==> build 20: inputs <==
==> flow/design.v <==
`timescale 1ns/10ps
module  ATCONV(
	input		clk,
	input		reset,
	output 	    busy,	
	input		ready,	
	output reg	[11:0]	iaddr,
	input signed [12:0]	idata,
	output	reg 	cwr,
	output  reg	[11:0]	caddr_wr,
	output reg 	[12:0] 	cdata_wr,
	output	reg 	crd,
	output reg	[11:0] 	caddr_rd,
	input 	[12:0] 	cdata_rd,
	output reg 	csel
	);
	reg [2:0] cur_state, next_state;
	localparam IDLE = 3'd0;
	localparam READ_IMAGE = 3'd1;
	localparam WRITE_MEM0 = 3'd2;
	localparam READ_MEM0 = 3'd3;
	localparam WRITE_MEM1 = 3'd4;
	localparam FINISH = 3'd5;
	reg [5:0] col, row;
	reg [4:0] tempX_L0, tempY_L0;
	reg [3:0] cnt;
	wire [3:0] is_pad;
	assign is_pad[0] = (col < 6'd2);
	assign is_pad[1] = (col > 6'd61);
	assign is_pad[2] = (row < 6'd2);
	assign is_pad[3] = (row > 6'd61);
	assign busy = !(cur_state == FINISH || cur_state == IDLE);
    reg signed [12:0] kernal;
	reg signed [29:0] conv_sum;
	reg [12:0] max;
	always @(posedge clk or posedge reset) begin
		if(reset) cur_state <= IDLE; 
		else cur_state <= next_state;
	end
	always @(*) begin
		case(cur_state)
			IDLE: begin
				if(ready == 1'b1) next_state = READ_IMAGE;
				else next_state = IDLE;
			end
			READ_IMAGE: begin
				if(cnt == 4'd11) next_state = WRITE_MEM0;
				else next_state = READ_IMAGE;
			end
			WRITE_MEM0: begin
				if(row == 6'd63 && col == 6'd63) next_state = READ_MEM0;
				else next_state = READ_IMAGE;
			end
			READ_MEM0: begin
				if(cnt == 4'd5) next_state = WRITE_MEM1;
				else next_state = READ_MEM0;
			end
			WRITE_MEM1: begin
				if(row == 6'd62 && col == 6'd62) next_state = FINISH;
				else next_state = READ_MEM0;
			end
			FINISH: begin
				next_state = IDLE;
			end
			default: begin
				next_state = IDLE;
			end
		endcase
	end
	always @(posedge clk or posedge reset) begin
		if(reset) begin
			col <= 6'd0;
			row <= 6'd0;
			cnt <= 4'd0;
			tempX_L0 <= 5'd0;
			tempY_L0 <= 5'd0;
			csel <= 1'b0;
			cwr <= 1'b0;
			crd <= 1'b0;
			max <= 13'd0;
			iaddr <= 12'd0;
			caddr_rd <= 12'd0;
			caddr_wr <= 12'd0;
			cdata_wr <= 13'd0;
		end
		else begin
			case(cur_state)
				READ_IMAGE: begin
					case(cnt)
						4'd0: begin   
							case({is_pad[2], is_pad[0]})
								2'b00: iaddr <= {row-6'd2, col-6'd2};
								2'b01: iaddr <= {row-6'd2, 6'd0};
								2'b10: iaddr <= {6'd0, col-6'd2};
								2'b11: iaddr <= {6'd0, 6'd0};
						    endcase
							conv_sum <= 30'd0;
						end
						4'd1: begin   
							if(is_pad[2] == 1'b1) iaddr <= {6'd0, col};
							else iaddr <= {row-6'd2, col};
							conv_sum <= $signed(idata) * kernal;
						end
						4'd2: begin   
							case({is_pad[2], is_pad[1]})
								2'b00: iaddr <= {row-6'd2, col+6'd2};
								2'b01: iaddr <= {row-6'd2, 6'd63};
								2'b10: iaddr <= {6'd0, col+6'd2};
								2'b11: iaddr <= {6'd0, 6'd63};
							endcase
							conv_sum <= conv_sum + $signed(idata) * kernal;
						end
						4'd3: begin   
							if(is_pad[0] == 1'b1) iaddr <= {row, 6'd0};
							else iaddr <= {row, col-6'd2};
							conv_sum <= conv_sum + $signed(idata) * kernal;
						end
						4'd4: begin   
							iaddr <= {row, col};
							conv_sum <= conv_sum + $signed(idata) * kernal;
						end
						4'd5: begin   
							if(is_pad[1] == 1'b1) iaddr <= {row, 6'd63};
							else iaddr <= {row, col+6'd2};
							conv_sum <= conv_sum + $signed(idata) * kernal;
						end
						4'd6: begin   
							case({is_pad[3], is_pad[0]})
								2'b00: iaddr <= {row+6'd2, col-6'd2};
								2'b01: iaddr <= {row+6'd2, 6'd0};
								2'b10: iaddr <= {6'd63, col-6'd2};
								2'b11: iaddr <= {6'd63, 6'd0};
							endcase
							conv_sum <= conv_sum + $signed(idata) * kernal;
						end
						4'd7: begin   
							if(is_pad[3] == 1'b1) iaddr <= {6'd63, col};
							else iaddr <= {row+6'd2, col};
							conv_sum <= conv_sum + $signed(idata) * kernal;
						end
						4'd8: begin   
							case({is_pad[3], is_pad[1]})
								2'b00: iaddr <= {row+6'd2, col+6'd2};
								2'b01: iaddr <= {row+6'd2, 6'd63};
								2'b10: iaddr <= {6'd63, col+6'd2};
								2'b11: iaddr <= {6'd63, 6'd63};
							endcase
							conv_sum <= conv_sum + $signed(idata) * kernal;
						end
						4'd9: begin
							conv_sum <= conv_sum + $signed(idata) * kernal;
						end
						4'd10: begin
							conv_sum <= conv_sum + $signed(13'h1FF4);
						end
						4'd11: begin
							caddr_wr <= {row, col};
							cdata_wr <= (conv_sum[16] || conv_sum[16:4] <= 13'd11)? 13'd0 : conv_sum[16:4]-13'd11;
						end
					endcase
					if(cnt == 11) begin
						cnt <= 4'd0;
						cwr <= 1'b1;
						csel <= 1'b0;
					end
					else 
						cnt <= cnt + 4'd1;
				end
				WRITE_MEM0: begin
					cwr <= 1'b0;
					if(col == 6'd63) begin
						col <= 6'd0;
						row <= row + 6'd1;
					end
					else 
						col <= col + 6'd1;
					if(row == 6'd63 && col == 6'd63) begin
						row <= 6'd0;
						col <= 6'd0;
						cwr <= 1'b0;
						crd <= 1'b1;
						csel <= 1'b0;
					end
				end
				READ_MEM0: begin
					case(cnt)
						4'd0: begin
							caddr_rd <= {row, col};
							max <= 13'd0;
						end
						4'd1: begin
							caddr_rd <= {row, col+6'd1};
							max <= cdata_rd;
						end
						4'd2: begin
							caddr_rd <= {row+6'd1, col};
							max <= (max > cdata_rd)? max : cdata_rd; 
						end
						4'd3: begin
							caddr_rd <= {row+6'd1, col+6'd1};
							max <= (max > cdata_rd)? max : cdata_rd; 
						end
						4'd4: begin
							max <= (max > cdata_rd)? max : cdata_rd;
						end
						4'd5: begin 
							caddr_wr <= {tempY_L0, tempX_L0};
							if(max != 13'd0) begin
								if(max[3:0] != 13'd0) cdata_wr <= (max[12:4] + 1) << 4;
								else cdata_wr <= max[12:4] << 4;
							end
							else 
								cdata_wr <= 13'd0;
						end
					endcase
					if(cnt == 4'd5) begin
						cnt <= 4'd0;
						cwr <= 1'b1;
						crd <= 1'b0;
						csel <= 1'b1;
					end
					else 
						cnt <= cnt + 4'd1;
				end
				WRITE_MEM1: begin
					if(tempX_L0 == 5'd31) begin
						tempY_L0 <= tempY_L0 + 5'd1;
						tempX_L0 <= 5'd0;
					end
					else 
						tempX_L0 <= tempX_L0 + 5'd1;
					if(col == 6'd62) begin
						col <= 6'd0;
						row <= row + 6'd2;
					end
					else
						col <= col + 6'd2;
					if(row == 6'd62 && col == 6'd62) begin
						cwr <= 1'b0;
						crd <= 1'b0;
						csel <= 1'b0;
					end
					else begin
						cwr <= 1'b0;
						crd <= 1'b1;
						csel <= 1'b0;
					end
				end
				FINISH: begin
					row <= 6'd0;
					col <= 6'd0;
					tempX_L0 <= 5'd0;
					tempY_L0 <= 5'd0;
				end
			endcase
		end
	end
	always @(*) begin
		case(cnt)
			4'd1: kernal = 13'h1FFF;
			4'd2: kernal = 13'h1FFE;
			4'd3: kernal = 13'h1FFF;
			4'd4: kernal = 13'h1FFC;
			4'd5: kernal = 13'h0010;
			4'd6: kernal = 13'h1FFC;
			4'd7: kernal = 13'h1FFF;
			4'd8: kernal = 13'h1FFE;
			4'd9: kernal = 13'h1FFF;
			default: kernal = 13'h0;
		endcase
	end
endmodule
==> flow/run.sh <==
#!/bin/bash
# the make line also repeats each setting of config.mk as NAME=value (left out here)
make -C /OpenROAD-flow-scripts/flow DESIGN_CONFIG=/design/flow/config.mk WORK_HOME=/design/flow/orfs CLKGATE_MAP_FILE= finish
==> flow/config.mk <==
export PLATFORM = sky130hd
export DESIGN_NAME = ATCONV
export DESIGN_NICKNAME = ATCONV
export VERILOG_FILES = /design/flow/design.v
export SDC_FILE = /design/flow/constraint.sdc
export NUM_CORES = 4
export LEC_CHECK = 0
export CAP_MARGIN = 20
export CELL_PAD_IN_SITES_GLOBAL_PLACEMENT = 0
export CORE_MARGIN = 2
export CORE_UTILIZATION = 56
export CTS_CLUSTER_DIAMETER = 387
export PLACE_DENSITY = 0.7
export SLEW_MARGIN = 15
==> flow/constraint.sdc <==
create_clock -name core_clock -period 3.64 [get_ports {clk}]
set_input_delay 0.7280 -clock core_clock [delete_from_list [all_inputs] [get_ports {clk}]]
set_output_delay 0.7280 -clock core_clock [all_outputs]
set_load 0.01 [all_outputs]
==> inputs of trial 33, as changes to build 20 <==
Settings changed: CORE_UTILIZATION 56 to 70, CTS_CLUSTER_DIAMETER 387 to 75, CTS_CLUSTER_SIZE from default to 24.
==> flow/constraint.sdc (replaced) <==
create_clock -name core_clock -period 7.08 [get_ports {clk}]
set_input_delay 1.4160 -clock core_clock [delete_from_list [all_inputs] [get_ports {clk}]]
set_output_delay 1.4160 -clock core_clock [all_outputs]
set_load 0.01 [all_outputs]
==> inputs of build 74, as changes to build 20 <==
Settings changed: CORE_UTILIZATION 56 to 72, CTS_CLUSTER_DIAMETER 387 to 75, PLACE_DENSITY 0.7 to default, PLACE_DENSITY_LB_ADDON from default to 0.01, SETUP_SLACK_MARGIN from default to 1.89.
==> flow/constraint.sdc (replaced) <==
create_clock -name core_clock -period 6.36 [get_ports {clk}]
set_input_delay 1.2720 -clock core_clock [delete_from_list [all_inputs] [get_ports {clk}]]
set_output_delay 1.2720 -clock core_clock [all_outputs]
set_load 0.01 [all_outputs]
==> results <==
Build 74 stopped in global routing. Trial 33 produced a layout that fails on setup timing. Build 20 finished but fails on setup timing.
Between build 20 and trial 33, the lower wire length is in build 20 (gap 24%, measured against trial 33).
Hold slack is about the same in build 20 and trial 33.
Area after synthesis is the same in build 20 and build 74.
Against trial 33, the fmax of build 20 is higher by about 10%.
Of trial 33 and build 20, trial 33 has the higher via count (gap about 12%, measured against build 20).
In clock-buffer cell count, trial 33 and build 20 do not differ.
Of trial 33 and build 20, trial 33 has the higher critical path depth (gap 1).
Between trial 33 and build 20, the lower utilization is in build 20 (gap 13 points).
==> figures <==
N_diodes: trial 33 0; build 74 -; build 20 0
Cell type with the highest occurrence count on the critical path: trial 33 fa_1; build 74 -; build 20 fa_1
Logic gate fraction of the total cell area: trial 33 57.4%; build 74 -; build 20 56.3%
TritonCTS clock tree: trial 33 built; build 74 -; build 20 built
Hold path cells: trial 33 1; build 74 -; build 20 1
Core footprint: trial 33 0.0164 mm^2; build 74 0.0158 mm^2; build 20 0.0203 mm^2
Clk pin slew, worst setup/hold paths: trial 33 0.06 ns; build 74 -; build 20 0.06 ns
Share of final layout cell area taken by clock buffers and inverters: trial 33 3.97%; build 74 -; build 20 3.82%
Post-route ant nets: trial 33 0; build 74 -; build 20 0
CLK BUF: trial 33 18; build 74 -; build 20 18
Final wirelength: trial 33 41.4 mm; build 74 -; build 20 31.5 mm
Timing endpoint of the critical path: trial 33 conv_sum[16]$_DFFE_PP_; build 74 -; build 20 conv_sum[16]$_DFFE_PP_
Multi-In Gates: trial 33 1003; build 74 -; build 20 1003
Worst min path class: trial 33 flop to flop; build 74 -; build 20 flop to flop
Total of fill cells in the finished design: trial 33 728; build 74 -; build 20 1466
Iteration tally of the first detailed-router pass: trial 33 7; build 74 -; build 20 5
Result of the run: trial 33 finished with violations; build 74 aborted with a tool error; build 20 finished with violations
Last stage reached: trial 33 -; build 74 global routing; build 20 -
Reasons for failing layout checks: trial 33 setup timing; build 74 -; build 20 setup timing
Detailed placement HPWL: trial 33 24.7 mm; build 74 25.5 mm; build 20 23.5 mm
Area of combinational cells with multiple inputs: trial 33 0.00838 mm^2; build 74 -; build 20 0.00868 mm^2
